==> flow/design.v <==
module ALU (
    input Clk,
    input Reset,
    input [7:0] operand_A, operand_B,
    input [3:0] Sel,
    output [7:0] Out,
    output [3:0] Flag);
    reg [7:0] Result;
    reg [3:0] FlagCpy;
    reg [7:0] nResult;
    reg [3:0] nFlag;
    reg [8:0] extendResult;
    reg [15:0] extendResult1;
    assign Out = Result;
    assign Flag = FlagCpy;
    always @(*)
    begin
        nResult = Result;
        nFlag = FlagCpy;
        extendResult = 9'd0;
        extendResult1 = 16'd0;
        case(Sel)
            4'h0:
                begin
                    extendResult = operand_A + operand_B;
                    if(extendResult >> 8 == 1)
                        nFlag = nFlag | 4'b0010;
                    else
                        nResult = extendResult[7:0];
                end
            4'h1:
                begin
                    if(operand_A < operand_B)
                        nFlag = nFlag | 4'b1000;
                    else
                        nResult = operand_A - operand_B;
                end
            4'h2:
                begin
                    extendResult1 = operand_A * operand_B;
                    if(extendResult1 >> 8 != 0)
                        nFlag = nFlag | 4'b0100;
                    else
                        nResult = operand_A * operand_B;
                    if(nResult == 0)
                        nFlag = nFlag | 4'b0001;
                end
            4'h3:
                begin
                    if(operand_A < operand_B)
                        nFlag = nFlag | 4'b1000;
                    else if(operand_B == 0)
                        nResult = 8'hFF;
                    else
                        nResult = operand_A / operand_B;
                    if(nResult == 0)
                        nFlag = nFlag | 4'b0001;
                end
            4'h4:
                begin
                extendResult1 = operand_A << operand_B;
                if(operand_B > 8 || (operand_A==1&&operand_B==8))
                    nFlag = nFlag | 4'b0010;
                else
                    begin
                    extendResult1 = operand_A << operand_B;
                    if(extendResult1 << 8 != 0)
                        nFlag = nFlag | 4'b0010;
                    else
                        nResult = operand_A << operand_B;
                    end
                if(nResult == 0)
                    nFlag = nFlag | 4'b0001;
                end
            4'h5:
                begin
                nResult = operand_A >> operand_B;
                if(nResult == 0)
                    nFlag = nFlag | 4'b0001;
                if(operand_B > 8 || (operand_B == 8 && operand_A==1) || (operand_B==7&&(operand_A == 2 || operand_A==3)) || operand_B==6&&(operand_A<=7&&operand_A>=4) || operand_B==5&&(operand_A<=15&&operand_A>=8) || operand_B==4&&(operand_A<=31&&operand_A>=16))
                    nFlag = nFlag | 4'b1000;
                end
            4'h6:
                begin
                nResult = operand_A & operand_B;
                if(nResult == 0)
                    nFlag = nFlag | 1;
                end
            4'h7:
                begin
                nResult = operand_A | operand_B;
                if(nResult == 0)
                    nFlag = nFlag | 1;
                end
            4'h8:
                begin
                nResult = operand_A ^ operand_B;
                if(nResult == 0)
                    nFlag = nFlag | 1;
                end
            4'h9:
                begin
                nResult = ~(operand_A ^ operand_B);
                if(nResult == 0)
                    nFlag = nFlag | 1;
                end
            4'hA:
                begin
                nResult = ~(operand_A & operand_B);
                if(nResult == 0)
                    nFlag = nFlag | 1;
                end
            4'hB:
                begin
                nResult = ~(operand_A | operand_B);
                if(nResult == 0)
                    nFlag = nFlag | 1;
                end
            default:
                nResult = 8'h00;
        endcase
    end
    always @(posedge Clk, posedge Reset)
    begin
        if(Reset) begin
            Result <= 8'h00;
            FlagCpy <= 4'b0000;
        end else begin
            Result <= nResult;
            FlagCpy <= nFlag;
        end
    end
endmodule
clock: 10.8 ns
lec_check: 0
abc_area: 1
cap_margin: 35
core_margin: 2
core_utilization: 65
setup_slack_margin: -0.65
slew_margin: 20
run.sh (not shown) runs the stock make flow with config.mk's settings and CLKGATE_MAP_FILE=.
The starting point completed, yet does not pass: setup timing.
Then changed:
--- a/flow/config.mk
+++ b/flow/config.mk
@@ -7,7 +7,7 @@
 export LEC_CHECK = 0
-export ABC_AREA = 1
-export CAP_MARGIN = 35
+export ABC_AREA = 0
+export CAP_MARGIN = 20
 export CORE_MARGIN = 2
-export CORE_UTILIZATION = 65
-export SETUP_SLACK_MARGIN = -0.65
+export CORE_UTILIZATION = 68
+export PLACE_DENSITY_LB_ADDON = 0.06
 export SLEW_MARGIN = 20
==> flow/constraint.sdc (replaced) <==
create_clock -name core_clock -period 11.4 [get_ports {Clk}]
set_input_delay 2.2800 -clock core_clock [delete_from_list [all_inputs] [get_ports {Clk}]]
set_output_delay 2.2800 -clock core_clock [all_outputs]
set_load 0.01 [all_outputs]
The changed run died in 5_1_grt on GRT-0232.
Die size shrinks by 12%.
Synthesized cell count shrinks by about 25%.
Synthesized area shrinks by about 8%.
Then changed:
--- a/flow/config.mk
+++ b/flow/config.mk
@@ -7,7 +7,7 @@
 export LEC_CHECK = 0
-export ABC_AREA = 0
 export CAP_MARGIN = 20
+export CORE_ASPECT_RATIO = 0.5
 export CORE_MARGIN = 2
-export CORE_UTILIZATION = 68
-export PLACE_DENSITY_LB_ADDON = 0.06
+export CORE_UTILIZATION = 40
 export SLEW_MARGIN = 20
+export TNS_END_PERCENT = 40
==> flow/constraint.sdc (replaced) <==
create_clock -name core_clock -period 13.5 [get_ports {Clk}]
set_input_delay 2.7000 -clock core_clock [delete_from_list [all_inputs] [get_ports {Clk}]]
set_output_delay 2.7000 -clock core_clock [all_outputs]
set_load 0.01 [all_outputs]
Outcome: The new run passed the timing, DRC and antenna checks; area after synthesis does not change; die size came out higher by 68%; synthesized cell count does not change.
Then changed:
--- a/flow/config.mk
+++ b/flow/config.mk
@@ -8,6 +8,5 @@
 export CAP_MARGIN = 20
-export CORE_ASPECT_RATIO = 0.5
 export CORE_MARGIN = 2
 export CORE_UTILIZATION = 40
+export SETUP_SLACK_MARGIN = -0.84
 export SLEW_MARGIN = 20
-export TNS_END_PERCENT = 40
==> flow/constraint.sdc (replaced) <==
create_clock -name core_clock -period 13.0 [get_ports {Clk}]
set_input_delay 2.6000 -clock core_clock [delete_from_list [all_inputs] [get_ports {Clk}]]
set_output_delay 2.6000 -clock core_clock [all_outputs]
set_load 0.01 [all_outputs]
The changed run finished but failed the layout checks on setup timing.
First-iteration DRC count is higher by 6.0%.
Clock power is lower by 7.3%.
Clock skew barely changes.
Global-route usage is lower by 1.1 points.
Power is higher by 0.33%.
Clock-buffer cell count is lower by 1.
Wire length is lower by 3.7%.
Setup slack gets worse by 0.48 ns.
Then changed:
--- a/flow/config.mk
+++ b/flow/config.mk
@@ -9,4 +9,3 @@
 export CORE_MARGIN = 2
-export CORE_UTILIZATION = 40
-export SETUP_SLACK_MARGIN = -0.84
+export CORE_UTILIZATION = 58
 export SLEW_MARGIN = 20
Now the flow produced a clean layout.
Sequential cell count does not change.
Wire length increases by 9.3%.
First-iteration DRC count grows by about 30%.
Final area increases by about 3.8%.
Register-to-register slack is worse by 0.08 ns.
Power climbs by about 6.5%.
Critical path depth goes up by 6.
Via count went up by 7.8%.
Worst setup slack improves by 0.31 ns.
Then changed:
--- a/flow/config.mk
+++ b/flow/config.mk
@@ -7,2 +7,3 @@
 export LEC_CHECK = 0
+export ABC_AREA = 1
 export CAP_MARGIN = 20
@@ -10,2 +11,3 @@
 export CORE_UTILIZATION = 58
+export PLACE_DENSITY_LB_ADDON = 0.06
 export SLEW_MARGIN = 20
==> flow/constraint.sdc (replaced) <==
create_clock -name core_clock -period 9.28 [get_ports {Clk}]
set_input_delay 1.8560 -clock core_clock [delete_from_list [all_inputs] [get_ports {Clk}]]
set_output_delay 1.8560 -clock core_clock [all_outputs]
set_load 0.01 [all_outputs]
- This time the run completed and failed the layout checks on setup timing
- routed wire length increases by 13%
- final area increases by 16%
- non-clock buffer count increases by 54
- global-route usage increases by 0.98 points
- synthesized area increases by 8.6%
- final cell count increases by 34%
- first-iteration DRC count increases by 25%
Power and IR drop assume default switching activity.
